[design/flow/run.sh]
#!/bin/bash
# the make line also repeats each setting of config.mk as NAME=value (left out here)
make -C /OpenROAD-flow-scripts/flow DESIGN_CONFIG=/design/flow/config.mk WORK_HOME=/design/flow/orfs CLKGATE_MAP_FILE= finish
[design/flow/config.mk]
export PLATFORM = sky130hd
export DESIGN_NAME = bitcruncher_dp
export DESIGN_NICKNAME = bitcruncher_dp
export VERILOG_FILES = /design/flow/design.v
export SDC_FILE = /design/flow/constraint.sdc
export NUM_CORES = 4
export LEC_CHECK = 0
export ABC_AREA = 1
export CAP_MARGIN = 20
export CORE_MARGIN = 2
export CORE_UTILIZATION = 71
export CTS_CLUSTER_DIAMETER = 166
export CTS_CLUSTER_SIZE = 99
export SLEW_MARGIN = 20
[design/flow/constraint.sdc]
create_clock -name core_clock -period 28.9 [get_ports {clk}]
set_input_delay 5.7800 -clock core_clock [delete_from_list [all_inputs] [get_ports {clk}]]
set_output_delay 5.7800 -clock core_clock [all_outputs]
set_load 0.01 [all_outputs]
[design/flow/design.v]
`timescale 1ns / 1ps
module ALU_ACC(
    input         clk,
    input         rst_n,
    input         C8,     
    input         C9,     
    input         C13,    
    input         C15,    
    input         C16,    
    input         C17,    
    input         C18,    
    input         C19,    
    input         C20,    
    input         C21,    
    input  [15:0] BR_out,
    output [15:0] ALU_out,
    output reg [3:0] ALUflags  
    );
    reg [15:0] ACC;
    assign ALU_out = ACC;
    wire signed [15:0] sACC = ACC;
    wire signed [15:0] sBR  = BR_out;
    wire signed [31:0] prod = sACC * sBR;
    wire [16:0] sum  = {1'b0, ACC} + {1'b0, BR_out};
    wire [16:0] diff = {1'b0, ACC} - {1'b0, BR_out};
    wire [15:0] quot = (BR_out == 16'b0) ? 16'hFFFF : ACC / BR_out;
    reg  [15:0] res;
    always @(*) begin
        if (C17)      res = ACC >> 1;
        else if (C18) res = ACC << 1;
        else if (C19) res = ACC & BR_out;
        else if (C20) res = ACC | BR_out;
        else          res = ~ACC;
    end
    always @(posedge clk or negedge rst_n) begin
        if (!rst_n) begin
            ACC      <= 16'b0;
            ALUflags <= 4'b0;
        end
        else begin
            if (C8) begin
                ACC      <= 16'b0;
                ALUflags <= {1'b1, 3'b0};
            end
            else if (C9) begin
                ACC <= sum[15:0];
                ALUflags[3] <= (sum[15:0] == 16'b0);
                ALUflags[2] <= sum[16];
                ALUflags[1] <= (ACC[15] == BR_out[15]) && (sum[15] != ACC[15]);
                ALUflags[0] <= sum[15];
            end
            else if (C13) begin
                ACC <= diff[15:0];
                ALUflags[3] <= (diff[15:0] == 16'b0);
                ALUflags[2] <= (ACC < BR_out);
                ALUflags[1] <= (ACC[15] != BR_out[15]) && (diff[15] != ACC[15]);
                ALUflags[0] <= diff[15];
            end
            else if (C15) begin
                ACC <= prod[15:0];
                ALUflags[3] <= (prod[15:0] == 16'b0);
                ALUflags[2] <= 1'b0;
                ALUflags[1] <= (prod[31:16] != {16{prod[15]}});
                ALUflags[0] <= prod[15];
            end
            else if (C16) begin
                ACC <= quot;
                ALUflags[3] <= (quot == 16'b0);
                ALUflags[2] <= 1'b0;
                ALUflags[1] <= 1'b0;
                ALUflags[0] <= quot[15];
            end
            else if (C17 | C18 | C19 | C20 | C21) begin
                ACC <= res;
                ALUflags[3] <= (res == 16'b0);
                ALUflags[2] <= 1'b0;
                ALUflags[1] <= 1'b0;
                ALUflags[0] <= res[15];
            end
        end
    end
endmodule
`timescale 1ns / 1ps
    module BR(
    input clk,
    input rst_n,
    input C7,
    input [15:0] MBR_out,
    output [15:0] BR_out
    );
    reg [15:0] BRr;
    assign BR_out = BRr;
    always@(posedge clk or negedge rst_n) begin
        if(!rst_n) begin
            BRr <= 16'b0;
        end
        else begin
            if(C7) begin
                BRr <= MBR_out;  
            end
            else begin
                BRr <= BRr;
            end
        end
    end
endmodule
`timescale 1ns / 1ps
module IR(
    input clk,
    input rst_n,
    input C4,
    input [15:0] MBR_out,
    output [7:0] IR_out
    );
    reg [7:0] IRr;
    assign IR_out = IRr;
    always@(posedge clk or negedge rst_n) begin
        if(!rst_n) begin
            IRr <= 8'b0;
        end
        else begin
            if(C4) begin
                IRr <= MBR_out[15:8];
            end
            else begin
                IRr <= IRr;
            end
        end
    end
endmodule
`timescale 1ns / 1ps
module MAR(
    input clk,
    input rst_n,
    input C5,
    input C10,
    input [15:0] MBR_out,
    input [7:0] PC_out,
    output [7:0] MAR_out_memory
    );
    reg [7:0] MARr;
    assign MAR_out_memory = MARr;
    always@(posedge clk or negedge rst_n) begin
        if(!rst_n) begin
            MARr <= 8'b0;
        end
        else begin
            if(C5) begin
                MARr <= MBR_out[7:0];
            end
            else if(C10) begin
                MARr <= PC_out;
            end
            else begin
                MARr <= MARr;
            end
        end
    end
endmodule
`timescale 1ns / 1ps
module MBR(
    input clk,
    input rst_n,
    input C3,
    input C11,
    input C12,
    input [15:0] ALU_out,
    input [15:0] MBR_in_memory,
    output [15:0] MBR_out,
    output reg [15:0] MBR_out_memory
    );
    reg [15:0] MBRr;
    assign MBR_out = MBRr;
    always@(posedge clk or negedge rst_n) begin
        if(!rst_n) begin
            MBRr <= 16'b0;
        end
        else begin
            if(C3) begin
                MBRr <= MBR_in_memory;
            end
            else if(C12) begin
                MBRr <= ALU_out;
            end
            else begin
                MBRr <= MBRr;
            end
            if(C11) begin
                MBR_out_memory <= MBRr;
            end
        end
    end
endmodule
`timescale 1ns / 1ps
module PC(
    input clk,
    input rst_n,
    input C6,
    input C14,
    input [15:0] MBR_out,
    output [7:0] PC_out
    );
    reg [7:0] PCr;
    assign PC_out = PCr;
    always@(posedge clk or negedge rst_n) begin
        if(!rst_n) begin
            PCr <= 8'b0;
        end
        else begin
            if(C14) begin
                PCr <= MBR_out[15:8];  
            end
            else if(C6) begin
                PCr <= PCr + 1'b1;  
            end
            else begin
                PCr <= PCr;
            end
        end
    end
endmodule
`timescale 1ns / 1ps
module bitcruncher_dp(
    input         clk,
    input         rst_n,
    input  [21:0] ctrl,             
    input  [15:0] MBR_in_memory,
    output [7:0]  MAR_out_memory,
    output [15:0] MBR_out_memory,
    output [7:0]  IR_out,
    output [3:0]  ALUflags
    );
    wire [21:0] Control_Signals = ctrl;
    wire [15:0] MBR_out;
    wire [15:0] BR_out;
    wire [15:0] ALU_out;
    wire [7:0]  PC_out;
    MAR u_MAR(
    .clk     ( clk     ),
    .rst_n   ( rst_n   ),
    .C5      ( Control_Signals[5]  ),
    .C10     ( Control_Signals[10] ),
    .MBR_out ( MBR_out ),
    .PC_out  ( PC_out  ),
    .MAR_out_memory ( MAR_out_memory )
    );
    MBR u_MBR(
    .clk           ( clk           ),
    .rst_n         ( rst_n         ),
    .C3            ( Control_Signals[3]  ),
    .C11           ( Control_Signals[11] ),
    .C12           ( Control_Signals[12] ),
    .ALU_out       ( ALU_out       ),
    .MBR_in_memory ( MBR_in_memory ),
    .MBR_out       ( MBR_out       ),
    .MBR_out_memory ( MBR_out_memory )
    );
    ALU_ACC u_ALU_ACC(
    .clk     ( clk     ),
    .rst_n   ( rst_n   ),
    .C8      ( Control_Signals[8]  ),
    .C9      ( Control_Signals[9]  ),
    .C13     ( Control_Signals[13] ),
    .C15     ( Control_Signals[15] ),
    .C16     ( Control_Signals[16] ),
    .C17     ( Control_Signals[17] ),
    .C18     ( Control_Signals[18] ),
    .C19     ( Control_Signals[19] ),
    .C20     ( Control_Signals[20] ),
    .C21     ( Control_Signals[21] ),
    .BR_out  ( BR_out  ),
    .ALU_out ( ALU_out ),
    .ALUflags ( ALUflags )
    );
    PC u_PC(
    .clk     ( clk     ),
    .rst_n   ( rst_n   ),
    .C6      ( Control_Signals[6]  ),
    .C14     ( Control_Signals[14] ),
    .MBR_out ( MBR_out ),
    .PC_out  ( PC_out  )
    );
    IR u_IR(
    .clk     ( clk     ),
    .rst_n   ( rst_n   ),
    .C4      ( Control_Signals[4] ),
    .MBR_out ( MBR_out ),
    .IR_out  ( IR_out  )
    );
    BR u_BR(
    .clk     ( clk     ),
    .rst_n   ( rst_n   ),
    .C7      ( Control_Signals[7] ),
    .MBR_out ( MBR_out ),
    .BR_out  ( BR_out  )
    );
endmodule
==> summary.txt, run 1 <==
State of the implementation.

- The run finished with no timing, DRC or antenna violations.
- For this design, the sink count on the clock tree is 91.
- The first-pass GRT wire length is 121 mm, for reference.
- The average instance in the mapped netlist occupies 7.15 µm².
- The design area is 25500 µm², for reference.
- For the finished layout, the period the worst path requires is 26990 ps.
- Yosys reports that the leading cell type by area covers 22.0% of the netlist area.
- The most numerous cell type found on the critical path is sky130_fd_sc_hd__nand2_1.
- The worst register-to-register path has a setup slack of 1910 ps.
- The vertical die dimension is 188 µm, for reference.
- Per the synthesis report, the XOR/XNOR share of the synthesized area is 5.04%.
- The clock-pin slew on the worst setup and hold paths is 80 ps, for reference.
- The deepest clock path buffer count is 2, for reference.
- The deepest level of the CTS H-tree is 3, for reference.
- Per the skew report, the later register of the worst-skew pair sees a clock latency of 360 ps.
- The chip area from the yosys synthesis statistics is 24000 µm², for reference.
- The number of warning messages in the logs is 68, for reference.
- Counting the fill cells in the layout gives 2483.
- The most used standard cell by instance count after synthesis is sky130_fd_sc_hd__nand2_1, for reference.
- The placement row count is 67, for reference.
- The clock root buffer is sky130_fd_sc_hd__clkbuf_16, for reference.
- The biggest cell delay along the critical path is 510 ps, for reference.
- The fmax is 37.0 MHz, for reference.
- In the floorplan report the effective utilization is 71.8%.
- The worst slew slack as a fraction of its limit is 27.4%, for reference.
- Across the routed clock network, the largest skew measured is 13.0 ps.
- The number of cells on the critical path is 171, for reference.
- The quantity of hold-fixing buffers added after cts is 0, for reference.
- At floorplan, the net count of the design was reported as 3937.
- By count the netlist is led by sky130_fd_sc_hd__nand2_1, sky130_fd_sc_hd__inv_1, sky130_fd_sc_hd__ha_1.
- The first detailed-routing pass took 8 iterations.
- The largest family of logic cells by area is adder cells, for reference.
- The post-synthesis share of cell area spent on and, or, nand and nor gates is 22.7%, for reference.
- The met3 demand-to-capacity share in global routing is 8.89%, for reference.
- The clock tree from TritonCTS is built, for reference.
- The number of buffers and inverters on the critical path is 21.
- The synthesized netlist handed to floorplanning was reported with a cell count of 3362.
- The area overhead of the layout relative to synthesis is 6.14%, for reference.
- The DRC violation count after routing is 0, for reference.
- According to the timing report, the data required time at the worst endpoint equals 29190 ps.
- The startpoint of the most critical register-to-register path is u_BR.BRr[0]$_DFFE_PN0P_, for reference.
- The pin count of the biggest net entering global routing is 76, for reference.
- For this run, the number of Yosys warnings is 6.
- For hold timing, the worst endpoint is u_MBR.MBR_out_memory[8]$_DFFE_PP_.
- Sorting the Yosys area breakdown by cell type puts at the top sky130_fd_sc_hd__fa_1.
- The post-synth design cell area is 24000 µm², for reference.
- Per STA, the startpoint of the critical path is u_BR.BRr[0]$_DFFE_PN0P_.
- The horizontal die dimension reported for this design is 188 µm.
- The total CTS buffers is 9, for reference.
- The number of vias after detailed routing is 23400, for reference.
- In the synthesized netlist the async set-or-reset flop fraction comes to 82.4%.
- The global placement routability congestion is 1.05, for reference.
- The sort of element at the end of the critical path is a register, for reference.
- In this run the count of I/O pins placed on the die edge is 76.
- Once layout is complete, the utilization of the core stands at 76.2%.
- Among all stages on the critical path, the largest delay is contributed by sky130_fd_sc_hd__nor4_2.
- The total die area is 35300 µm², for reference.
- The share of the clock period used by the worst path after layout is 93.4%, for reference.
- The max-capacitance violation count is 0, for reference.
- Once detail routing completed, the nets flagged for antenna violations numbered 0.
- Hold is met by 517 ps.
- The worst-path maximum fanout is 19, for reference.
- The number of library cell types mapped by synthesis is 62, for reference.
- Summed over all failing endpoints, the final setup total negative slack is 0 ps.
- The area inside the core boundary is 33400 µm², for reference.
- The flip-flop and latch count after synthesis is 91, for reference.
- The class of the tightest hold or removal check is reg2reg, for reference.
- The via count of the first global-routing pass came to 23300.
- The capture point of the worst register-to-register path is recorded as u_ALU_ACC.ALUflags[3]$_DFFE_PN0P_.
- The final count of pins violating max slew is 0, for reference.
- Hold analysis shows the worst path with a depth of 0.
- The most used routing layer in global routing is met2, for reference.
- In the synthesized netlist, mux cells make up 0.370% of the area.
- The instance area at placement is 25100 µm², for reference.
- The number of vias per cell is 6.11, for reference.
- The depth of the most critical reg-to-reg path is 171, for reference.
- The adder-cell share of the synthesized area is 36.1%, for reference.
- The top cell family by delay on the critical path is simple AND/OR/NAND/NOR gates, for reference.
- The number of failing hold endpoints at the final stage is 0, for reference.
- Per the detail_route report, routed wire per instance is 19.9 µm.
- The sequential fraction of the synthesis area is 9.81%, for reference.
- For this run, the total global-route usage over all layers was measured as 43.6%.
- The estimated wirelength of the detail-placed design is 59.7 mm, for reference.
- The total length of routed wires is 76.0 mm, for reference.
- The transition time at the pin with the least slew margin is 1090 ps, for reference.
- The number of synthesized flops with an enable pin is 16, for reference.
- The launch instance of the worst min-delay path is u_MBR.MBRr[8]$_DFFE_PN0P_, for reference.
- Global routing consumed, on the met2 layer, 69.6% of the routing resources.
- In the global route stage, met1 resource usage came out at 57.3%.
- In this run the worst setup path terminates at u_ALU_ACC.ALUflags[3]$_DFFE_PN0P_.
- The number of antenna violations at the first check in global routing is 2, for reference.
- The net count of the finished layout is 3944.
- At the worst endpoint, the arrival time is 27280 ps.
- The number of standard cells reported by yosys is 3362, for reference.
- The worst setup path is launched from a register.
- As logged by OpenROAD, the buffers inserted on ports number 72.
- Once iteration 0 of detailed routing completed, the report listed 2501 DRC markers.
- Endpoints with negative setup slack in the final report add up to 0.
- After synthesis, the cell types taking the most area are sky130_fd_sc_hd__fa_1, sky130_fd_sc_hd__ha_1, sky130_fd_sc_hd__nand2_1.
- The critical setup path kind is reg2reg, for reference.
- The most used flip-flop cell after synthesis is sky130_fd_sc_hd__dfrtp_1.
- The global route stage reports its total congestion overflow as 0.
- For reference, compound AND-OR and OR-AND cells occupy 12.5% of the area reported after synthesis.
==> stage by stage <==
step	instances	worst slack, ps
floorplan	3362	7090
global placement	3799	2530
detailed placement	3799	1400
CTS	3815	1260
global route	3822	-52.5
finish	3824	1910
==> what timing repair did <==
| item | in CTS | in global routing |
|---|---|---|
| setup buffers | 0 | 6 |
| gates resized | 0 | 16 |
| setup endpoints to repair | 0 | 2 |
| endpoints found under the hold margin | 0 | 0 |
==> layout make-up <==
class,instances,area (µm²),area share [%]
Multi-Input combinational cell,2437,18400,72.4
Inverter,707,2680,10.5
Sequential cell,91,2360,9.27
Timing Repair Buffer,123,1130,4.45
Tap cell,448,561,2.20
Clock buffer,9,225,0.883
Clock inverter,7,81.3,0.319
Antenna cell,2,5.00,0.0196
==> layer usage <==
layer / vias to the layer above / share of wire (%)
met3: 316 / 12
met1: 11000 / 38
li1: 10600 / -
met4: 2 / 5.4
met5: - / 0.051
met2: 1414 / 45
==> run 2, diff against run 1 <==
Settings changed: ABC_AREA 1 to default, CAP_MARGIN 20 to 40, CORE_MARGIN 2 to 5, CORE_UTILIZATION 71 to 44, CTS_CLUSTER_DIAMETER 166 to 103, CTS_CLUSTER_SIZE 99 to 61, GPL_ROUTABILITY_DRIVEN from default to 1, MAX_ROUTING_LAYER from default to met4, PLACE_DENSITY_LB_ADDON from default to 0.07, SETUP_SLACK_MARGIN from default to 2.29, TNS_END_PERCENT from default to 75.
Clock period 28.9 ns to 27.1 ns, I/O delays scaled along.
==> run 2 against run 1 <==
Utilization decreased by 20 points. Still clean. Worst setup slack got worse by 1200 ps. Worst hold slack got worse by 11 ps. Flip-flop count unchanged. Clock-buffer cell count increased by 1. Synthesized cell count decreased by 15%. Routed wire length increased by 16%. Global-route usage decreased by 12 points.
==> summary.txt, run 2 <==
State of the implementation.

- Summed over its instances, the top area cell type makes up 23.0% of the synthesized netlist area.
- The quantity of hold-fixing buffers added after cts is 0, for reference.
- The synthesized design contains 91 register bits.
- Based on the critical path, the design can be clocked at up to 37.9 MHz.
- The post-synth design cell area is 23000 µm², for reference.
- OpenROAD emitted warnings numbering 69.
- According to the timing report, the arrival time at the worst endpoint equals 26620 ps.
- The remaining global-route overflow is 0, for reference.
- The H-tree was split into 3 levels.
- The first-pass GRT wire length is 136 mm, for reference.
- The overall die size recorded for this design is 57000 µm².
- The number of synthesized flops with an enable pin is 16, for reference.
- The number of maximum-capacitance violations recorded for the run is 0.
- In this run, the synthesized area fraction spent on AND-OR/OR-AND gates is recorded as 18.3%.
- TritonCTS built the clock tree.
- In this design, the stage delay of the slowest critical-path cell is 400 ps.
- The transition time at the pin with the least slew margin is 939 ps, for reference.
- The share of the clock period used by the worst path after layout is 97.4%, for reference.
- The worst-case max-slew headroom was logged as 37.3%.
- Per the synthesis report, the number of distinct cell types is 92.
- The depth of the most critical reg-to-reg path is 138, for reference.
- The report shows a maximum critical-path fanout of 6.
- The total area inside the core boundary comes to 51600 µm².
- The placement report lists the number of port buffers as 72.
- The hold-critical path depth is 1, for reference.
- The synthesis report names the predominant flop master as sky130_fd_sc_hd__dfrtp_1.
- The antenna violation net count after detailed routing is 0, for reference.
- The timing endpoint of the critical path is u_ALU_ACC.ACC[0]$_DFFE_PN0P_, for reference.
- The deepest clock path buffer count is 2, for reference.
- Of the synthesized area, sequential elements account for 10.2%.
- After its last routability iteration, the placer logged a weighted congestion of 0.968.
- For reference, the post-synthesis area per instance comes to 8.08 µm².
- The critical setup path kind is reg2reg, for reference.
- The worst setup path is launched from a register.
- The capture point of the worst register-to-register path is recorded as u_ALU_ACC.ACC[0]$_DFFE_PN0P_.
- The class of the tightest hold or removal check is reg2reg, for reference.
- The final setup skew is 12.1 ps, for reference.
- After synthesis, the cell types taking the most area are sky130_fd_sc_hd__fa_1, sky130_fd_sc_hd__ha_1, sky130_fd_sc_hd__dfrtp_1.
- The estimated wirelength of the detail-placed design is 67.4 mm, for reference.
- Per the detail_route report, DRC violations left total 0.
- The cell occurring most often along the worst timing path is sky130_fd_sc_hd__buf_4, for reference.
- The placement row count is 83, for reference.
- The routed design shows a wire length per standard cell of 22.4 µm.
- Synthesis handed over a netlist of 2850 instances.
- The number of cells on the critical path is 138, for reference.
- The cell with the biggest individual delay on the critical path is sky130_fd_sc_hd__or3_4, for reference.
- The reg-to-reg setup timing slack is 710 ps, for reference.
- The number of vias after detailed routing is 22700, for reference.
- Counting the warning lines in the Yosys log gives 6.
- On the final layout, the worst hold slack is 507 ps.
- At the floorplan stage, the core utilization is reported as 44.6%.
- The fraction of registers with async set or reset after synthesis is 82.4%, for reference.
- Synthesis produced a netlist with a net count of 3425.
- The number of vias per cell is 5.78, for reference.
- Timing analysis after detailed placement gives a worst setup slack of -426 ps.
- The script reports the combined buffer and inverter count of the critical path as 32.
- The run finished with no timing, DRC or antenna violations.
- The chip area line in the Yosys stat output reads 23000 µm².
- The number of antenna violations at the first check in global routing is 4, for reference.
- The most used standard cell by instance count after synthesis is sky130_fd_sc_hd__inv_1, for reference.
- The I/O pin count is 76, for reference.
- The first-iteration detailed-routing DRC count is 1854, for reference.
- The post-synthesis share of cell area spent on and, or, nand and nor gates is 17.0%, for reference.
- The total CTS buffers is 9, for reference.
- The top cell family by delay on the critical path is AND-OR/OR-AND gates, for reference.
- Setup slack on the critical path of the routed design comes to 708 ps.
- The adder-cell share of the synthesized area is 37.7%, for reference.
- The post-synthesis xor/xnor area fraction is 4.38%, for reference.
- Setup repair after global routing could not meet its margin everywhere.
- The total global-route track usage is 31.5%, for reference.
- Counting endpoints that fail hold in the final report gives 0.
- Looking at the worst setup and hold paths, the clock pins of their registers show a slew of 70 ps.
- After detailed routing, the total wire length is 88.0 mm.
- The pin count of the biggest net entering global routing is 41, for reference.
- Sorting the Yosys area breakdown by cell type puts at the top sky130_fd_sc_hd__fa_1.
- For the worst-skew pair, the clock arrives at the later sink with an insertion delay of 340 ps.
- The number of iterations in the first detailed-routing pass is 6, for reference.
- The number of standard cells reported by yosys is 2850, for reference.
- In the final design database the tool counted 3805 nets.
- The final timing report derives a shortest allowable period of 26390 ps.
- The floorplan step set the die width to 239 µm.
- The via count of the first global-routing pass came to 23000.
- The clock root buffer is sky130_fd_sc_hd__clkbuf_16, for reference.
- The critical path starts at u_BR.BRr[5]$_DFFE_PN0P_.
- Yosys shows that the main logic family after synthesis is adder cells.
- From bottom edge to top edge, the die measures 239 µm.
- Measured on the finished design, the core utilization comes to 56.2%.
- Yosys reports that the most numerous cell types are sky130_fd_sc_hd__inv_1, sky130_fd_sc_hd__nor2_1, sky130_fd_sc_hd__nand2_1.
- STA classifies the critical path endpoint as a register.
- Yosys reports the multiplexer fraction of the synthesized area as 3.89%.
- The total clock sinks is 91, for reference.
- The sink of the worst hold path is u_IR.IRr[4]$_DFFE_PN0P_, for reference.
- The number of setup violations in the final report is 0, for reference.
- The final count of pins violating max slew is 0, for reference.
- Compared with the post-synthesis result, the final layout area differs by 25.9%.
- The OpenROAD report gives the critical path a required time of 27330 ps.
- The launch instance of the worst min-delay path is u_IR.IRr[4]$_DFFE_PN0P_, for reference.
- The startpoint of the most critical register-to-register path is u_BR.BRr[5]$_DFFE_PN0P_, for reference.
[run 2: final cells by class]
type                       instances  area, µm²
clock buffer                      10        229
inverter                         387       1450
multi-input combinational       2238      19900
fill                            4837      22600
antenna                            5       12.5
sequential                        91       2360
clock inverter                     6       72.6
tap                              680        851
timing repair buffer             503       4130
[run 2: routing by layer]
layer  wire length (µm)  part of all wire (%)  up-vias  global-route usage, %
met5                  0                     0        -                      -
met4               2630                   3.0        0                   7.50
met3               6140                   7.0      138                   3.56
met2              40100                    46      789                   49.6
met1              39100                    44    11300                   43.7
li1                   -                     -    10500                      -
[run 2: repair_timing]
item / in CTS / in global routing
setup buffers: 88 / 24
endpoints found under the setup margin: 3 / 3
gates cloned: 1 / 0
pin swaps: 94 / 55
gates resized: 105 / 47
[run 2: stage by stage]
| stage | TNS [ps] | std cells | instance area, µm² |
|---|---|---|---|
| after global placement | -248 | 3773 | 26800 |
| after CTS | 0 | 3889 | 28500 |
| final | 0 | 3920 | 29000 |
| after floorplan | 0 | 2850 | 23500 |
| after global routing | -265 | 3919 | 29000 |
| after detailed placement | -650 | 3784 | 27000 |
==> run 3, diff against run 2 <==
Settings changed: CAP_MARGIN 40 to 20, CORE_MARGIN 5 to 2, CORE_UTILIZATION 44 to 72, CTS_CLUSTER_DIAMETER 103 to 366, CTS_CLUSTER_SIZE 61 to 100, GPL_ROUTABILITY_DRIVEN 1 to default, MAX_ROUTING_LAYER met4 to default, PLACE_DENSITY_LB_ADDON 0.07 to default, SETUP_SLACK_MARGIN 2.29 to default, TNS_END_PERCENT 75 to default.
Clock period 27.1 ns to 26.4 ns, I/O delays scaled along.
==> run 3 against run 2 <==
The run now fails in global routing. Area after synthesis unchanged. Die area down 41%. Synthesized cell count unchanged.
==> summary.txt, run 3 <==
Notes on the physical implementation.

- For reference, the post-synthesis area per instance comes to 8.08 µm².
- The most used standard cell by instance count after synthesis is sky130_fd_sc_hd__inv_1, for reference.
- According to the floorplan report, the die height is 183 µm.
- Post-synth the commonest register cell is sky130_fd_sc_hd__dfrtp_1.
- The global route stage reports its total congestion overflow as 263.
- The number of warnings issued by yosys is 6, for reference.
- Counting along the longest clock path gives a buffer depth of 2.
- The fraction of registers with async set or reset after synthesis is 82.4%, for reference.
- Summing the areas of all xor and xnor instances in the mapped netlist gives 4.38% of the synthesized area.
- The portion of netlist area occupied by mux cells is 3.89%, for reference.
- Across every metal layer, demand over resource in global routing totals 84.0%.
- In the synthesized netlist, the cells that appear most often are sky130_fd_sc_hd__inv_1, sky130_fd_sc_hd__nor2_1, sky130_fd_sc_hd__nand2_1.
- The mapped netlist covers 23000 µm².
- The last stage reached is global routing, for reference.
- The chip area from the yosys synthesis statistics is 23000 µm², for reference.
- The number of standard cells reported by yosys is 2850, for reference.
- The placement row count is 65, for reference.
- Per the placement report, the placed cell count is 3594.
- The gate count after technology mapping is 2850, for reference.
- According to the floorplan report, the die width is 183 µm.
- The I/O pin count is 76, for reference.
- For reference, full adder, half adder and majority cells occupy 37.7% of the area reported after synthesis.
- CTS added clock buffers totalling 9.
- In this run the tool buffered the top-level ports with 72 buffer cells.
- The synthesis run identifies the leading combinational cell family as adder cells.
- In this run, synthesis produced a sequential element count of 91.
- Counting flops with a built-in enable in the synthesized netlist gives 16.
- The instance area at placement is 26800 µm², for reference.
- According to the floorplan report, the placeable core area is 31600 µm².
- The floorplan step records an initial core utilization of 73.0%.
- The overall die size recorded for this design is 33400 µm².
- The synthesized netlist devotes 17.0% of its cell area to simple gates.
- The run stopped with a tool error.
- The number of library cell types mapped by synthesis is 92, for reference.
- The deepest level of the CTS H-tree is 3, for reference.
- Ranked by total cell area, the synthesized netlist is headed by sky130_fd_sc_hd__fa_1, sky130_fd_sc_hd__ha_1, sky130_fd_sc_hd__dfrtp_1.
- The fraction of the mapped netlist area in compound gates is 18.3%, for reference.
- Sequential elements use 10.2% of the synthesized area.
- TritonCTS reports the number of clock sinks as 91.
- The proportion of netlist area held by the largest area contributor is 23.0%, for reference.
- The tool reported: "[ERROR GRT-0232] Routing congestion too high. Check the congestion heatmap in the GUI".
- The worst setup slack after placement is -2170 ps, for reference.
- For this run the detailed placement stage logged an HPWL of 66.8 mm.
- The global placement routability congestion is 1.12, for reference.
- CTS placed an instance of sky130_fd_sc_hd__clkbuf_16 at the clock tree root.
- At floorplan, the net count of the design was reported as 3425.
- sky130_fd_sc_hd__fa_1 takes more of the synthesized area than any other cell.
## run 3: what timing repair did
item / 4_1_cts
hold endpoints to repair: 0
setup endpoints to repair: 3
setup buffers: 34
pin swaps: 55
cloned: 1
resized: 102
hold buffers: 0
## run 3: metal layers
metal	GRT overflow	track usage [%]
met3	8	69.9
met5	0	35.3
met2	150	98.9
met1	6	83.2
met4	99	88.0
## run 3: stage by stage
step	TNS, ps
after global placement	-2230
after floorplan	0
after detailed placement	-4380
after CTS	0
==> run 4, diff against run 3 <==
Settings changed: CELL_PAD_IN_SITES_DETAIL_PLACEMENT from default to 1, CORE_UTILIZATION 72 to 40, CTS_CLUSTER_DIAMETER 366 to 325, CTS_CLUSTER_SIZE 100 to default, SETUP_SLACK_MARGIN from default to 5.0.
Clock period 26.4 ns to 40.0 ns, I/O delays scaled along.
==> run 4 against run 3 <==
Now clean on timing, DRC and antenna. Die area is 78% higher. Area after synthesis did not move. Synthesized cell count did not move.
==> summary.txt, run 4 <==
State of the implementation.

- The launch instance of the worst min-delay path is u_IR.IRr[7]$_DFFE_PN0P_, for reference.
- The final report lists the setup-violating endpoint count as 0.
- The remaining global-route overflow is 0, for reference.
- The vertical die dimension is 244 µm, for reference.
- The width of the die is 244 µm, for reference.
- The sink of the worst hold path is u_IR.IRr[7]$_DFFE_PN0P_, for reference.
- The final report gives the standard cell area, fillers excluded, as 25000 µm².
- The detailed router placed 21800 vias in this run.
- The startpoint of the most critical register-to-register path is u_ALU_ACC.ACC[3]$_DFFE_PN0P_, for reference.
- The biggest cell delay along the critical path is 740 ps, for reference.
- The pin closest to its max-slew limit shows a slew of 1160 ps.
- For reference, XOR and XNOR gates occupy 4.38% of the area reported after synthesis.
- The number of warnings issued by yosys is 6, for reference.
- The depth of the most critical reg-to-reg path is 125, for reference.
- The DRC violation total left in the routed layout is recorded as 0.
- The net count after synthesis is 3425.
- The placement row count is 87, for reference.
- The I/O pin count is 76, for reference.
- The initial core utilization is 40.7%, for reference.
- Counting endpoints that fail hold in the final report gives 0.
- The fraction of registers with async set or reset after synthesis is 82.4%, for reference.
- The clock arrives with 14.1 ps of skew.
- The run reported a max-capacitance violation count of 0.
- The number of iterations in the first detailed-routing pass is 5, for reference.
- The endpoint of the most critical register-to-register path is u_ALU_ACC.ALUflags[3]$_DFFE_PN0P_, for reference.
- The worst register-to-register path has a setup slack of 7000 ps.
- The number of nets in the layout is 3430, for reference.
- The deepest clock path buffer count is 2, for reference.
- The clock tree from TritonCTS is built, for reference.
- Counting buffers and inverters, the worst setup path is 125 cells deep.
- The number of vias per cell is 6.03, for reference.
- Per STA, the startpoint of the critical path is u_ALU_ACC.ACC[3]$_DFFE_PN0P_.
- The pin count of the biggest net entering global routing is 42, for reference.
- The clock drives 91 sinks.
- Per the detailed-route log, wirelength across all metal layers totals 88.6 mm.
- The number of library cell types mapped by synthesis is 92, for reference.
- Per the detailed placement report, the placed cell area equals 24600 µm².
- The sort of element at the end of the critical path is a register, for reference.
- The share of the Yosys chip area taken by registers is 10.2%.
- On the critical path, the stage with the largest delay is an instance of sky130_fd_sc_hd__or4_1.
- The hold-critical path depth is 1, for reference.
- The share of the clock period used by the worst path after layout is 82.5%, for reference.
- The flow ran to the end and the layout has no timing, DRC or antenna violations.
- Sorting the Yosys area breakdown by cell type puts at the top sky130_fd_sc_hd__fa_1.
- The final worst hold slack is 511 ps, for reference.
- Per the CTS log, the root buffer master is sky130_fd_sc_hd__clkbuf_16.
- Max-slew check failures listed in the final report amount to 0.
- As reported, the later end of the worst-skew pair has a clock insertion delay of 370 ps.
- The fraction of the mapped netlist area in compound gates is 18.3%, for reference.
- The critical setup path kind is reg2reg, for reference.
- Summed over its instances, the top area cell type makes up 23.0% of the synthesized netlist area.
- The post-CTS hold buffer count recorded in the log is 0.
- The total die area is 59500 µm², for reference.
- The region available for standard cell placement spans 56600 µm².
- On the reported timing paths, the clock transition at the registers reads 70 ps.
- Setup repair after global routing left no endpoint under its margin.
- Checking max transition, the worst relative margin is 22.7%.
- The largest family of logic cells by area is adder cells, for reference.
- Buffers inserted during clock tree synthesis total 9.
- The total global-route track usage is 30.0%, for reference.
- sky130_fd_sc_hd__inv_1 is the most common cell in the netlist.
- After technology mapping, the gate count stands at 2850.
- The utilization after layout is 44.1%, for reference.
- The first-iteration detailed-routing DRC count is 1528, for reference.
- By area the synthesized netlist is led by sky130_fd_sc_hd__fa_1, sky130_fd_sc_hd__ha_1, sky130_fd_sc_hd__dfrtp_1.
- The fmax is 30.3 MHz, for reference.
- The min-delay analysis places its worst path in the category reg2reg.
- The number of antenna violations at the first check in global routing came to 7.
- The critical path contains buffers and inverters numbering 3 combined.
- Input and output buffers added on the ports amount to 72.
- Data on the critical path arrives at its endpoint at 33310 ps.
- The required time of the worst setup path is 40300 ps, for reference.
- For the final routed database, the setup TNS stands at 0 ps.
- The chip area from the yosys synthesis statistics is 23000 µm², for reference.
- Counting flops and latches in the post-synthesis netlist gives 91.
- After detailed routing, the average wire length per cell comes to 24.5 µm.
- In the Yosys report the total cell count is 2850.
- The H-tree was split into 3 levels.
- The estimated wirelength of the detail-placed design is 70.2 mm, for reference.
- Post-synth the commonest register cell is sky130_fd_sc_hd__dfrtp_1.
- The number of warning messages in the logs is 66, for reference.
- The global placement routability congestion is 0.991, for reference.
- The via count of the first global-routing pass is 23600, for reference.
- The first global-routing pass estimated 138 mm of wire.
- The portion of netlist area occupied by mux cells is 3.89%, for reference.
- The synthesized netlist occupies a cell area of 23000 µm².
- The synthesized area divided by synthesized cell count is 8.08 µm², for reference.
- Yosys mapped a number of flops with a built-in enable equal to 16.
- The count of nets left with antenna violations once routing finished came out at 0.
- STA classifies the critical path startpoint as a register.
- Subtracting the final worst setup slack from the clock period gives 33000 ps.
- By count the netlist is led by sky130_fd_sc_hd__inv_1, sky130_fd_sc_hd__nor2_1, sky130_fd_sc_hd__nand2_1.
- The adder-cell share of the synthesized area is 37.7%, for reference.
- The critical path maximum fanout is 24.
- The cell occurring most often along the worst timing path is sky130_fd_sc_hd__ha_1, for reference.
- The top cell family by delay on the critical path is AND-OR/OR-AND gates, for reference.
- After Yosys synthesis, and, or, nand and nor cells account for 17.0% of the synthesized area.
- Between the synthesized netlist and the finished layout, the area growth was recorded as 8.54%.
- The timing endpoint of the critical path is u_ALU_ACC.ALUflags[3]$_DFFE_PN0P_, for reference.
## run 4: layout make-up
type	instances	area, µm²
antenna	4	10.0
clock buffer	9	225
clock inverter	6	73.8
fill	6834	31600
inverter	387	1450
multi-input combinational	2237	18800
sequential	91	2360
tap	756	946
timing repair buffer	129	1140
## run 4: repair_timing
action,4_1_cts,5_1_grt
endpoints found under the hold margin,0,0
buffers inserted,0,3
gates resized,0,14
setup endpoints to repair,0,2
## run 4: through the flow
stage	cells	worst slack, ps
global placement	3597	6950
global route	3619	5070
CTS	3612	5550
detailed placement	3597	5670
floorplan	2850	12750
finish	3619	7000
## run 4: layer usage
metal  global-route usage [%]  up-vias  wire (µm)
li1                         -     9691          -
met1                     37.5    11100      36300
met2                     52.0      738      42900
met3                     4.02      234       5180
met4                     12.2        8       4210
met5                        0        -         51
==> run 5, diff against run 4 <==
Settings changed: CAP_MARGIN 20 to 5, CELL_PAD_IN_SITES_DETAIL_PLACEMENT 1 to 2, CELL_PAD_IN_SITES_GLOBAL_PLACEMENT from default to 1, CORE_ASPECT_RATIO from default to 0.86, CORE_MARGIN 2 to 8, CORE_UTILIZATION 40 to 56, CTS_CLUSTER_DIAMETER 325 to 336, SETUP_SLACK_MARGIN 5.0 to 4.46, SLEW_MARGIN 20 to 25, TNS_END_PERCENT from default to 35.
Clock period 40.0 ns to 27.9 ns, I/O delays scaled along.
==> run 5 against run 4 <==
The run now fails in detailed placement. Die area shrank 20%. Area after synthesis is the same. Synthesized cell count is the same.
==> summary.txt, run 5 <==
Notes on the physical implementation.

- The main area contributors are sky130_fd_sc_hd__fa_1, sky130_fd_sc_hd__ha_1, sky130_fd_sc_hd__dfrtp_1.
- Synthesis produced a netlist whose cell count is 2850.
- The largest area contributor in the synthesized netlist is sky130_fd_sc_hd__fa_1, for reference.
- Pin placement for this block handled 76 I/O pins.
- The proportion of netlist area held by the largest area contributor is 23.0%, for reference.
- The vertical die dimension is 204 µm, for reference.
- The initial core utilization is 56.3%, for reference.
- Counting instances in the post-synthesis netlist gives the leading cell types as sky130_fd_sc_hd__inv_1, sky130_fd_sc_hd__nor2_1, sky130_fd_sc_hd__nand2_1.
- After Yosys synthesis, AND-OR and OR-AND compound gates account for 18.3% of the synthesized area.
- The flow did not finish.
- According to the floorplan report, the placeable core area is 40900 µm².
- The number of synthesized flops with an enable pin is 16, for reference.
- The post-synthesis xor/xnor area fraction is 4.38%, for reference.
- The first error in the log reads "[ERROR DPL-0033] detailed placement checks failed during check placement".
- The synthesized netlist net count is 3425, for reference.
- Yosys reports the multiplexer fraction of the synthesized area as 3.89%.
- The prevailing post-synth register cell is sky130_fd_sc_hd__dfrtp_1, for reference.
- The number of library cell types mapped by synthesis is 92, for reference.
- The number of standard cells reported by yosys is 2850, for reference.
- In this run, the synthesized area fraction spent on adder and majority cells is recorded as 37.7%.
- Row generation in the floorplan step produced 69 rows.
- Per the gpl log, the routability congestion estimate is 1.06.
- The floorplan step defined a die boundary enclosing 47900 µm².
- The sequential fraction of the synthesis area is 10.2%, for reference.
- In the post-synthesis netlist, the cell with the most instances is sky130_fd_sc_hd__inv_1.
- The fraction of registers with async set or reset after synthesis is 82.4%, for reference.
- The largest family of logic cells by area is adder cells, for reference.
- The stat command in Yosys gives a chip area of 23000 µm².
- The post-synthesis share of cell area spent on and, or, nand and nor gates is 17.0%, for reference.
- The flow stopped in detailed placement.
- The horizontal die dimension reported for this design is 235 µm.
- In this run, synthesis produced a sequential element count of 91.
- The synthesized area divided by synthesized cell count is 8.08 µm², for reference.
- Per the placement log, port buffering inserted 72 buffers.
- The post-synth design cell area is 23000 µm², for reference.
- The number of warnings issued by yosys is 6, for reference.
[run 5: metrics by stage]
| step | setup slack (ps) | cell area [µm²] |
|---|---|---|
| after global placement | 313 | 26700 |
| after floorplan | 2770 | 23500 |
==> run 6, diff against run 5 <==
Settings changed: CAP_MARGIN 5 to 20, CELL_PAD_IN_SITES_DETAIL_PLACEMENT 2 to default, CELL_PAD_IN_SITES_GLOBAL_PLACEMENT 1 to default, CORE_ASPECT_RATIO 0.86 to default, CORE_MARGIN 8 to 2, CORE_UTILIZATION 56 to 40, CTS_CLUSTER_DIAMETER 336 to default, SETUP_SLACK_MARGIN 4.46 to default, SLEW_MARGIN 25 to 20, TNS_END_PERCENT 35 to default.
Clock period 27.9 ns to 51.7 ns, I/O delays scaled along.
==> run 6 against run 5 <==
The run now finishes clean. Synthesized cell count unchanged. Area after synthesis unchanged. Die area up 24%.
==> summary.txt, run 6 <==
State of the implementation.

- The flow ran to the end and the layout has no timing, DRC or antenna violations.
- The sequential cell area is 2360 µm², for reference.
- Counting both buffers and inverters, the worst setup path holds a total of 1.
- Per the layout area report, the combinational gate area comes to 18700 µm².
- The final timing summary puts the cycle share of the worst path at 66.5%.
- The worst-path maximum fanout is 20, for reference.
- STA classifies the critical path startpoint as a register.
- The fraction of registers with async set or reset after synthesis is 82.4%, for reference.
- The number of setup violations in the final report is 0, for reference.
- The global placement routability congestion is 0.969, for reference.
- The wire length per cell is 22.6 µm, for reference.
- For this run, design rule violations remaining after detail routing come to 0.
- The fraction of the mapped netlist area in compound gates is 18.3%, for reference.
- The endpoint of the most critical register-to-register path is u_ALU_ACC.ALUflags[3]$_DFFE_PN0P_, for reference.
- The proportion of netlist area held by the largest area contributor is 23.0%, for reference.
- The post-synth design cell area is 23000 µm², for reference.
- The number of synthesized flops with an enable pin is 16, for reference.
- TritonCTS created 9 clock buffers.
- The adder-cell share of the synthesized area is 37.7%, for reference.
- The chip area from the yosys synthesis statistics is 23000 µm², for reference.
- Note, the detailed placer reported a final HPWL of 63.6 mm.
- The sink of the worst hold path is u_MBR.MBR_out_memory[1]$_DFFE_PP_, for reference.
- Yosys attributes the largest share of cell area to sky130_fd_sc_hd__fa_1, sky130_fd_sc_hd__ha_1, sky130_fd_sc_hd__dfrtp_1.
- The pin count of the biggest net entering global routing is 41, for reference.
- The startpoint of the most critical register-to-register path is u_ALU_ACC.ACC[2]$_DFFE_PN0P_, for reference.
- The total of fill cells in the finished design is 5642, for reference.
- The commonest cells after synthesis are sky130_fd_sc_hd__inv_1, sky130_fd_sc_hd__nor2_1, sky130_fd_sc_hd__nand2_1.
- The post-synthesis xor/xnor area fraction is 4.38%, for reference.
- The final setup TNS is 0 ps, for reference.
- The cell occurring most often along the worst timing path is sky130_fd_sc_hd__ha_1, for reference.
- CTS reports a maximum clock tree buffer depth of 2.
- The number of standard cells reported by yosys is 2850, for reference.
- The first-pass GRT wire length is 127 mm, for reference.
- The total clock sinks is 91, for reference.
- The flip-flop and latch count after synthesis is 91, for reference.
- The width of the die is 244 µm, for reference.
- The number of vias after detailed routing is 21300, for reference.
- TritonCTS built the clock tree.
- In this run, the synthesized area fraction spent on and/or/nand/nor cells is recorded as 17.0%.
- The final setup skew is 9.05 ps, for reference.
- The clock-pin slew on the worst setup and hold paths is 70 ps, for reference.
- Per the post-synthesis report, the nets total 3425.
- The launch instance of the worst min-delay path is u_MBR.MBRr[1]$_DFFE_PN0P_, for reference.
- The required time of the worst setup path is 51990 ps, for reference.
- The final critical delay including setup and external delays is 34400 ps, for reference.
- The via count of the first global-routing pass is 21500, for reference.
- Hold repair after CTS inserted 0 buffers.
- The number of antenna diodes in the final layout is 0.
- The vertical die dimension is 244 µm, for reference.
- The flow measured a signed area growth from synthesis to layout of 8.03%.
- The most used standard cell by instance count after synthesis is sky130_fd_sc_hd__inv_1, for reference.
- The arrival time at the worst endpoint is 34690 ps, for reference.
- In the log, the iteration count for the first detailed-route pass is 5.
- The tree is rooted in a sky130_fd_sc_hd__clkbuf_16.
- The max-capacitance violation count is 0, for reference.
- The deepest level of the CTS H-tree is 3, for reference.
- The total die area is 59500 µm², for reference.
- The largest family of logic cells by area is adder cells, for reference.
- Setup slack on the worst reg-to-reg path comes out at 17300 ps.
- The routed design has 81.7 mm of wire.
- During I/O placement, the number of pins put on the boundary was 76.
- The synthesis report lists the Yosys warning total as 6.
- The critical setup path kind is reg2reg, for reference.
- The hold-critical path depth is 0, for reference.
- The synthesized design spends more area on one cell type than any other, namely sky130_fd_sc_hd__fa_1.
- Checking hold timing, the worst path is listed with class reg2reg.
- After synthesis, flip-flops and latches occupy 10.2% of the total area.
- The area inside the core boundary is 56600 µm², for reference.
- The number of antenna violations at the first check in global routing is 1, for reference.
- For this run, the detailed router reports a per-instance via density of 5.89.
- The number of failing hold endpoints at the final stage is 0, for reference.
- Walking the critical path from launch to capture passes 120 cell instances.
- For this block, the initial DRC count from the detailed router was 1585.
- The worst pin sits at a relative slew slack of 20.5%.
- The startpoint of the worst setup timing path is u_ALU_ACC.ACC[2]$_DFFE_PN0P_, for reference.
- The prevailing post-synth register cell is sky130_fd_sc_hd__dfrtp_1, for reference.
- Yosys mapped the design onto 92 distinct sky130hd cell types.
- The count of cells resized by post-cts repair is 0, for reference.
- The top cell family by delay on the critical path is AND-OR/OR-AND gates, for reference.
- Summed over all layers, the global routing overflow is 0.
- The fmax is 29.1 MHz, for reference.
- The synthesized area divided by synthesized cell count is 8.08 µm², for reference.
- STA classifies the critical path endpoint as a register.
- The transition time at the pin with the least slew margin is 1180 ps, for reference.
- In this run the core area contains 87 standard-cell rows.
- The number of warning messages in the logs is 66, for reference.
- Overall routing resource usage recorded by global route was 27.6%.
- For this run, the slowest stage of the critical path takes 1010 ps.
- Once detail routing completed, the nets flagged for antenna violations numbered 0.
- The depth of the most critical reg-to-reg path is 120, for reference.
- Post-CTS timing repair inserted 0 buffers for setup.
- Setup repair after global routing left no endpoint under its margin.
- The final layout contains 3424 nets.
- The latest clock arrival within the worst-skew pair is 350 ps, for reference.
- The initial core utilization is 40.7%, for reference.
- The timing endpoint of the critical path is u_ALU_ACC.ALUflags[3]$_DFFE_PN0P_, for reference.
- The tally of buffers added on design ports is 72, for reference.
- The cell count after synthesis came out at 2850.
- The portion of netlist area occupied by mux cells is 3.89%, for reference.
- The final count of pins violating max slew is 0, for reference.
- The largest individual stage delay along the critical path comes from the cell sky130_fd_sc_hd__nor4_1.
[run 6: layer usage]
metal	wire (µm)	vias to the layer above	global-route usage (%)
met3	5840	175	3.81
met2	38300	851	46.3
met1	34000	10600	36.1
met4	3500	2	10.3
li1	-	9665	-
met5	13	-	0
[run 6: cell type report]
class	instances	share of cell area, %
Multi-Input combinational cell	2237	75.3
Clock buffer	10	0.921
Clock inverter	6	0.287
Sequential cell	91	9.48
Timing Repair Buffer	123	4.42
Tap cell	756	3.80
Inverter	387	5.84
[run 6: metrics by stage]
stage	utilization, %	instances	hold WS (ps)	worst slack (ps)	instance area (µm²)
after detailed placement	43.4	3593	501	17780	24600
after CTS	43.9	3609	516	17640	24900
after floorplan	-	2850	467	24450	23000
after global routing	43.9	3610	541	14930	24900
final	43.9	3610	511	17300	24900
after global placement	43.4	3593	490	18570	24600
==> run 7, diff against run 6 <==
Settings changed: CAP_MARGIN 20 to 40, CELL_PAD_IN_SITES_GLOBAL_PLACEMENT from default to 2, CORE_ASPECT_RATIO from default to 0.86, CORE_MARGIN 2 to 3, CORE_UTILIZATION 40 to 23, CTS_CLUSTER_DIAMETER from default to 344, CTS_CLUSTER_SIZE from default to 73, GPL_ROUTABILITY_DRIVEN from default to 1, HOLD_SLACK_MARGIN from default to 0.19, MAX_ROUTING_LAYER from default to met4, MIN_ROUTING_LAYER from default to met2, PLACE_DENSITY_LB_ADDON from default to 0.07, TNS_END_PERCENT from default to 70.
Clock period 51.7 ns to 26.7 ns, I/O delays scaled along.
==> run 7 against run 6 <==
Critical endpoint unchanged. Worst hold slack improved by 5.6 ps. Now fails the layout checks on negative setup slack. First-iteration DRC count increased to 2.6 times the previous value. Final area increased by 28%. Synthesized cell count unchanged.
==> summary.txt, run 7 <==
State of the implementation.

- The flip-flop and latch count after synthesis is 91, for reference.
- The STA report counts the stages on the worst setup path as 140.
- At the worst endpoint, the required time is 26980 ps.
- For the worst min-delay path, the startpoint reported by OpenROAD is u_IR.IRr[0]$_DFFE_PN0P_.
- The number of nets in the layout is 4028, for reference.
- The cell occurring most often along the worst timing path is sky130_fd_sc_hd__buf_4, for reference.
- Counting flops with a built-in enable in the synthesized netlist gives 16.
- The most used routing layer in global routing is met3, for reference.
- The arrival time of data at the worst endpoint is listed as 27180 ps.
- In the Yosys report the total cell count is 2850.
- Clock tree synthesis selected as its root buffer the cell sky130_fd_sc_hd__clkbuf_16.
- The number of warnings issued by yosys is 6, for reference.
- In the synthesized netlist, the number of instances is 2850.
- The worst pin sits at a relative slew slack of 42.7%.
- The cell-mix breakdown from Yosys lists the simple-gate area share as 17.0%.
- The latest clock arrival within the worst-skew pair is 350 ps, for reference.
- The synthesized area divided by synthesized cell count is 8.08 µm², for reference.
- After detailed routing, the number of vias per cell comes to 6.84.
- Looking at the critical path, the single cell with the biggest stage delay is sky130_fd_sc_hd__or4_4.
- The antenna violation net count after detailed routing is 0, for reference.
- A clean result was blocked by negative setup slack.
- The via count of the first global-routing pass is 37100, for reference.
- The startpoint of the most critical register-to-register path is u_ALU_ACC.ACC[3]$_DFFE_PN0P_, for reference.
- The critical path launch point type is a register, for reference.
- The top cell family by delay on the critical path is AND-OR/OR-AND gates, for reference.
- The sequential cell area is 2360 µm², for reference.
- The total CTS buffers is 9, for reference.
- The number of nets handed over by synthesis was 3425.
- The total global-route track usage is 36.2%, for reference.
- The number of failing hold endpoints at the final stage is 0, for reference.
- The final count of pins violating max slew is 0, for reference.
- In the post-synthesis netlist, the biggest area contributors are sky130_fd_sc_hd__fa_1, sky130_fd_sc_hd__ha_1, sky130_fd_sc_hd__dfrtp_1.
- The number of setup violations in the final report is 2, for reference.
- The violation tally recorded at the end of detailed-routing iteration 0 is 4102.
- The depth of the most critical reg-to-reg path is 140, for reference.
- The deepest level of the CTS H-tree is 3, for reference.
- Per the run report, area growth between synthesis and finish was 38.3%.
- The iteration count recorded for the first detailed-route pass is 9.
- The report shows a maximum critical-path fanout of 8.
- The flow ran to the end, but the layout failed its checks.
- The number of vias after detailed routing is 32700, for reference.
- The tally of buffers added on design ports is 72, for reference.
- The final critical path takes up 101% of the cycle.
- In this run, distinct cell masters in the synthesized netlist total 92.
- The clock tree from TritonCTS is built, for reference.
- Across the run, the number of max-cap violations was 0.
- The prevailing post-synth register cell is sky130_fd_sc_hd__dfrtp_1, for reference.
- The total die area is 104000 µm², for reference.
- The floorplan has 106 rows.
- The largest family of logic cells by area is adder cells, for reference.
- The script parses the final routing iteration and logs DRC violations as 0.
- Static timing analysis puts the maximum clock frequency at 37.2 MHz.
- The fraction of the mapped netlist area in compound gates is 18.3%, for reference.
- The utilization after layout is 32.4%, for reference.
- On met3, the global router reports a usage of 54.3%.
- The worst path in the final design needs a cycle of 26900 ps, including I/O delays and setup.
- The startpoint of the worst setup timing path is u_ALU_ACC.ACC[3]$_DFFE_PN0P_, for reference.
- Setup repair after global routing could not meet its margin everywhere.
- Once the floorplan was initialized, standard cells occupied 23.4% of the core.
- By startpoint and endpoint, the worst setup path is classified as reg2reg.
- The detailed router reported a total wirelength of 121 mm.
- The wire length per cell is 25.3 µm, for reference.
- Entering global routing, the biggest net connects 55 pins.
- The most critical setup path has its endpoint at u_ALU_ACC.ALUflags[3]$_DFFE_PN0P_.
- After global routing the overflow that remains totals 0.
- The biggest cell delay along the critical path is 600 ps, for reference.
- The chip area from the yosys synthesis statistics is 23000 µm², for reference.
- Counting along the longest clock path gives a buffer depth of 2.
- Looking at the worst setup and hold paths, the clock pins of their registers show a slew of 70 ps.
- In the synthesized netlist the async set-or-reset flop fraction comes to 82.4%.
- The total clock sinks is 91, for reference.
- The post-synth design cell area is 23000 µm², for reference.
- The logs give a warning total of 67.
- The sort of element at the end of the critical path is a register, for reference.
- The min-delay analysis places its worst path in the category reg2reg.
- Routing resource usage on met1 recorded by global route was 0%.
- The largest total area in the synthesized netlist belongs to sky130_fd_sc_hd__fa_1.
- In this run the vertical extent of the chip is 299 µm.
- The total area of multi-input combinational cells is 20100 µm², for reference.
- The number of antenna violations at the first check in global routing is 6, for reference.
- The number of buffers and inverters on the critical path is 34, for reference.
- The pin closest to its max-slew limit shows a slew of 853 ps.
- The endpoint of the most critical register-to-register path is u_ALU_ACC.ALUflags[3]$_DFFE_PN0P_, for reference.
- The width of the die is 347 µm, for reference.
- The first global-routing pass estimated 173 mm of wire.
- The post-synthesis xor/xnor area fraction is 4.38%, for reference.
- Once routing completed, OpenROAD measured the worst setup slack at -195 ps.
- Among all cell types in the netlist, the one instantiated most often is sky130_fd_sc_hd__inv_1.
- The I/O pin count is 76, for reference.
- The sink of the worst hold path is u_IR.IRr[0]$_DFFE_PN0P_, for reference.
- The placement summary gives the final routability congestion estimate as 0.957.
- The reg-to-reg setup timing slack is -200 ps, for reference.
- The adder-cell share of the synthesized area is 37.7%, for reference.
- The proportion of netlist area held by the largest area contributor is 23.0%, for reference.
- Per the layout report, the design carries 10400 filler cells.
- The report puts the hold buffer count at CTS at 0.
- The portion of netlist area occupied by mux cells is 3.89%, for reference.
- Per the OpenROAD floorplan log, the area of the core is 98300 µm².
- The global routing report lists met2 layer usage as 37.9%.
- In the final run the clock tree shows a worst skew of 13.5 ps.
- The commonest cells after synthesis are sky130_fd_sc_hd__inv_1, sky130_fd_sc_hd__nor2_1, sky130_fd_sc_hd__nand2_1.
- The sequential fraction of the synthesis area is 10.2%, for reference.
- The estimated wirelength of the detail-placed design is 89.9 mm, for reference.
- The hold-critical path depth is 1, for reference.
==> run 7: routing by layer <==
| metal | up-vias | part of all wire (%) |
|---|---|---|
| met4 | 0 | 4.8 |
| met3 | 630 | 48 |
| met2 | 9753 | 47 |
| met1 | 11500 | 0 |
| met5 | - | 0 |
| li1 | 10900 | - |
==> run 7: layout make-up <==
class | instances | share of cell area (%)
repair buffers | 727 | 18.5
flip-flops and latches | 91 | 7.41
inverters | 387 | 4.56
clock inverters | 4 | 0.165
multi-input cells | 2237 | 63.3
well taps | 1296 | 5.09
diodes | 35 | 0.275
clock buffers | 12 | 0.774
==> run 7: repair_timing <==
item | CTS | global route
buffers inserted | 79 | 38
endpoints found under the setup margin | 3 | 3
pin swaps | 116 | 106
resized | 181 | 120
==> run 7: stage by stage <==
stage	instance area [µm²]	TNS (ps)	cells	hold slack, ps	setup slack [ps]
finish	31800	-214	4789	517	-195
detailed placement	28900	-6160	4608	507	-2780
floorplan	23000	0	2850	467	1.54
global route	31800	-2630	4781	533	-1400
CTS	30700	0	4703	520	3.62
global placement	28700	-6090	4593	495	-2680
==> run 8, diff against run 7 <==
Settings changed: ABC_AREA from default to 1, CELL_PAD_IN_SITES_GLOBAL_PLACEMENT 2 to default, CORE_ASPECT_RATIO 0.86 to default, CORE_MARGIN 3 to 2, CORE_UTILIZATION 23 to 68, CTS_CLUSTER_DIAMETER 344 to 232, CTS_CLUSTER_SIZE 73 to 80, HOLD_SLACK_MARGIN 0.19 to default, MIN_ROUTING_LAYER met2 to default, PLACE_DENSITY_LB_ADDON 0.07 to 0.01, SETUP_SLACK_MARGIN from default to -1.13, TNS_END_PERCENT 70 to 75.
Clock period 26.7 ns to 21.1 ns, I/O delays scaled along.
==> run 8 against run 7 <==
The run now fails in global routing. Die area fell by 65%. Synthesized cell count up 18%. Area after synthesis rose by 4.3%.
==> summary.txt, run 8 <==
Notes on the physical implementation.

- The flow did not finish.
- The flow stopped in global routing.
- The first error in the log reads "[ERROR GRT-0232] Routing congestion too high. Check the congestion heatmap in the GUI".
- The portion of netlist area occupied by mux cells is 0.370%, for reference.
- Ranked by instance count, the synthesized netlist is headed by sky130_fd_sc_hd__nand2_1, sky130_fd_sc_hd__inv_1, sky130_fd_sc_hd__ha_1.
- The die covers 36800 µm².
- The number of synthesized flops with an enable pin is 16, for reference.
- After technology mapping, the gate count stands at 3362.
- The synthesized area divided by synthesized cell count is 7.15 µm², for reference.
- Among all cell types in the netlist, the one instantiated most often is sky130_fd_sc_hd__nand2_1.
- The largest family of logic cells by area is adder cells, for reference.
- The vertical die dimension reported for this design is 192 µm.
- The deepest level of the CTS H-tree is 3, for reference.
- Per the CTS log, the root buffer master is sky130_fd_sc_hd__clkbuf_16.
- Synthesis inferred 91 register bits.
- The total CTS buffers is 9, for reference.
- At floorplan, the net count of the design was reported as 3937.
- The proportion of netlist area held by the largest area contributor is 22.0%, for reference.
- The adder-cell share of the synthesized area is 36.1%, for reference.
- The area inside the core boundary is 34600 µm², for reference.
- The post-synth design cell area is 24000 µm², for reference.
- According to the CTS report, the clock sink count is 91.
- The post-synthesis xor/xnor area fraction is 5.04%, for reference.
- CTS reports a maximum clock tree buffer depth of 2.
- Before placement the cells fill 69.4% of the core.
- The estimated wirelength of the detail-placed design is 68.3 mm, for reference.
- Yosys stat counts 3362 cells in the synthesized netlist.
- The largest area contributor in the synthesized netlist is sky130_fd_sc_hd__fa_1, for reference.
- RePlAce ended its routability-driven mode at a weighted congestion of 1.04.
- The global route stage reports its total congestion overflow as 707.
- For reference, the top cells by area after synthesis are sky130_fd_sc_hd__fa_1, sky130_fd_sc_hd__ha_1, sky130_fd_sc_hd__nand2_1.
- Yosys reported that registers with async set or reset make up 82.4%.
- The die is 192 µm wide.
- The sequential fraction of the synthesis area is 9.81%, for reference.
- Buffers placed on the I/O ports in this run total 72.
- The total global-route track usage is 91.0%, for reference.
- For reference, the placement row count at floorplan is 68.
- The most used flip-flop cell after synthesis is sky130_fd_sc_hd__dfrtp_1.
- The synthesized netlist contains 62 unique library cells.
- For this run, the chip area from Yosys synthesis comes to 24000 µm².
- The post-synthesis share of cell area spent on and, or, nand and nor gates is 22.7%, for reference.
- The number of warnings issued by yosys is 6, for reference.
- The I/O pin count is 76, for reference.
- Per the synthesis report, the AND-OR/OR-AND share of the synthesized area is 12.5%.
run 8: timing repair:
| item | in CTS |
|---|---|
| pin swaps | 48 |
| endpoints found under the setup margin | 2 |
| gates cloned | 0 |
| buffers inserted | 33 |
| resized | 104 |
| hold buffers | 0 |
run 8: metal layers:
layer,GRT overflow,GRT usage (%)
met1,64,86.9
met2,415,102
met3,46,80.8
met4,182,93.7
met5,-,-
run 8: per-stage QoR:
stage / area (µm²) / hold WS [ps] / utilization [%] / setup WS [ps] / cells
after detailed placement: 28200 / 492 / 81.5 / -2750 / 4223
after global placement: 28200 / 490 / 81.4 / -1610 / 4219
after CTS: 29200 / 514 / 84.3 / -1370 / 4268
after floorplan: 24000 / 468 / - / -710 / 3362
==> run 9, diff against run 8 <==
Settings changed: ABC_AREA 1 to default, CAP_MARGIN 40 to 20, CORE_UTILIZATION 68 to 40, CTS_CLUSTER_DIAMETER 232 to default, CTS_CLUSTER_SIZE 80 to default, GPL_ROUTABILITY_DRIVEN 1 to default, MAX_ROUTING_LAYER met4 to default, PLACE_DENSITY_LB_ADDON 0.01 to default, SETUP_SLACK_MARGIN -1.13 to 4.39, TNS_END_PERCENT 75 to default.
Clock period 21.1 ns to 35.5 ns, I/O delays scaled along.
==> run 9 against run 8 <==
Now clean on timing, DRC and antenna. Area after synthesis down 4.2%. Synthesized cell count down 15%. Die area up 61%.
==> summary.txt, run 9 <==
State of the implementation.

- The final setup TNS is 0 ps, for reference.
- The run finished with no timing, DRC or antenna violations.
- The stage logs contain a warning count of 66.
- The placement row count is 87, for reference.
- The post-synthesis share of cell area spent on and, or, nand and nor gates is 17.0%, for reference.
- The initial utilization of the core area, before any placement, comes to 40.7%.
- The finished design was reported to have a net count of 3451.
- The number of antenna violations at the first check in global routing is 3, for reference.
- The number of failing hold endpoints at the final stage is 0, for reference.
- The critical path launch point type is a register, for reference.
- Grouping stages by cell kind, the critical path spends the most delay in AND-OR/OR-AND gates.
- The synthesized area divided by synthesized cell count is 8.08 µm², for reference.
- The post-placement cell count is 3597, for reference.
- Based on the critical path, the design can be clocked at up to 33.9 MHz.
- The startpoint of the worst setup timing path is u_ALU_ACC.ACC[7]$_DFFE_PN0P_, for reference.
- The sequential fraction of the synthesis area is 10.2%, for reference.
- Per the STA report, the cell with the highest stage delay on the worst path is sky130_fd_sc_hd__or4_1.
- The placement stage leaves a total instance area of 24600 µm².
- Synthesis instantiated 92 different standard cells from the library.
- The area overhead of the layout relative to synthesis is 10.2%, for reference.
- The via count of the first global-routing pass is 21300, for reference.
- With fillers left out, the area of the finished cells amounts to 25400 µm².
- In this run, synthesis inferred 16 flip-flops with an integrated enable.
- The number of warnings issued by yosys is 6, for reference.
- Among the stages of the critical path, the cell type that occurs most often is sky130_fd_sc_hd__ha_1.
- The path with the worst hold slack has its endpoint at u_IR.IRr[1]$_DFFE_PN0P_.
- According to the timing report, the data required time at the worst endpoint equals 35790 ps.
- In the synthesized netlist the async set-or-reset flop fraction comes to 82.4%.
- Per the CTS log, the buffer count on the longest clock path is 2.
- For the worst flop-to-flop path, the logic depth is 126.
- The biggest cell delay along the critical path is 630 ps, for reference.
- The total global-route track usage is 27.2%, for reference.
- The pre-antenna-repair detailed-routing pass consisted of 5 iterations.
- Summing the areas of all xor and xnor instances in the mapped netlist gives 4.38% of the synthesized area.
- For reference, the top cells by area after synthesis are sky130_fd_sc_hd__fa_1, sky130_fd_sc_hd__ha_1, sky130_fd_sc_hd__dfrtp_1.
- The final timing report derives a shortest allowable period of 29540 ps.
- The stat command in Yosys gives a chip area of 23000 µm².
- Summing the areas of all compound-gate instances in the mapped netlist gives 18.3% of the synthesized area.
- The biggest area contributor in the post-synthesis netlist is sky130_fd_sc_hd__fa_1.
- The portion of netlist area occupied by mux cells is 3.89%, for reference.
- The post-synth design cell area is 23000 µm², for reference.
- Entering global routing, the biggest net connects 40 pins.
- After synthesis, the largest area contributor takes up 23.0% of total cell area.
- STA lists the endpoint of the worst register-to-register path as u_ALU_ACC.ALUflags[3]$_DFFE_PN0P_.
- The most used standard cell by instance count after synthesis is sky130_fd_sc_hd__inv_1, for reference.
- Per the synthesis report, the adder-cell share of the synthesized area is 37.7%.
- The area inside the core boundary is 56600 µm², for reference.
- The clock-pin slew on the worst setup and hold paths is 80 ps, for reference.
- The cell count after synthesis came out at 2850.
- After synthesis, the most frequently instantiated cells are sky130_fd_sc_hd__inv_1, sky130_fd_sc_hd__nor2_1, sky130_fd_sc_hd__nand2_1.
- The class of the tightest hold or removal check is reg2reg, for reference.
- The max-capacitance violation count is 0, for reference.
- For this run the aggregate overflow at the end of global routing stands at 0.
- Between clock sinks in the finished design, the worst skew comes to 15.4 ps.
- The number of vias per cell is 5.78, for reference.
- The flip-flop and latch count after synthesis is 91, for reference.
- In this run, CTS created clock tree buffers numbering 9.
- TritonCTS built the clock tree.
- The report gives the cell count of the worst hold path as 1.
- The vertical die dimension is 244 µm, for reference.
- The number of vias after detailed routing is 21000, for reference.
- The worst slew slack as a fraction of its limit is 28.6%, for reference.
- The most critical setup path has its endpoint at u_ALU_ACC.ALUflags[3]$_DFFE_PN0P_.
-- run 9: layout make-up --
type,instances,area (µm²)
Clock buffer,9,225
Sequential cell,91,2360
Inverter,387,1450
Timing Repair Buffer,148,1290
Tap cell,756,946
Multi-Input combinational cell,2239,19000
Fill cell,5641,31200
Antenna cell,1,2.50
Clock inverter,7,70.1
-- run 9: what timing repair did --
item / in CTS / in global routing
pin swaps: 1 / 13
endpoints found under the setup margin: 3 / 3
gates cloned: 0 / 2
buffers inserted: 1 / 21
hold endpoints to repair: 0 / 0
resized: 19 / 41
-- run 9: routing by layer --
metal	track usage, %	wire length, µm
met1	35.9	34200
met2	46.4	38500
met4	7.82	2710
met3	3.33	5130
met5	0	13
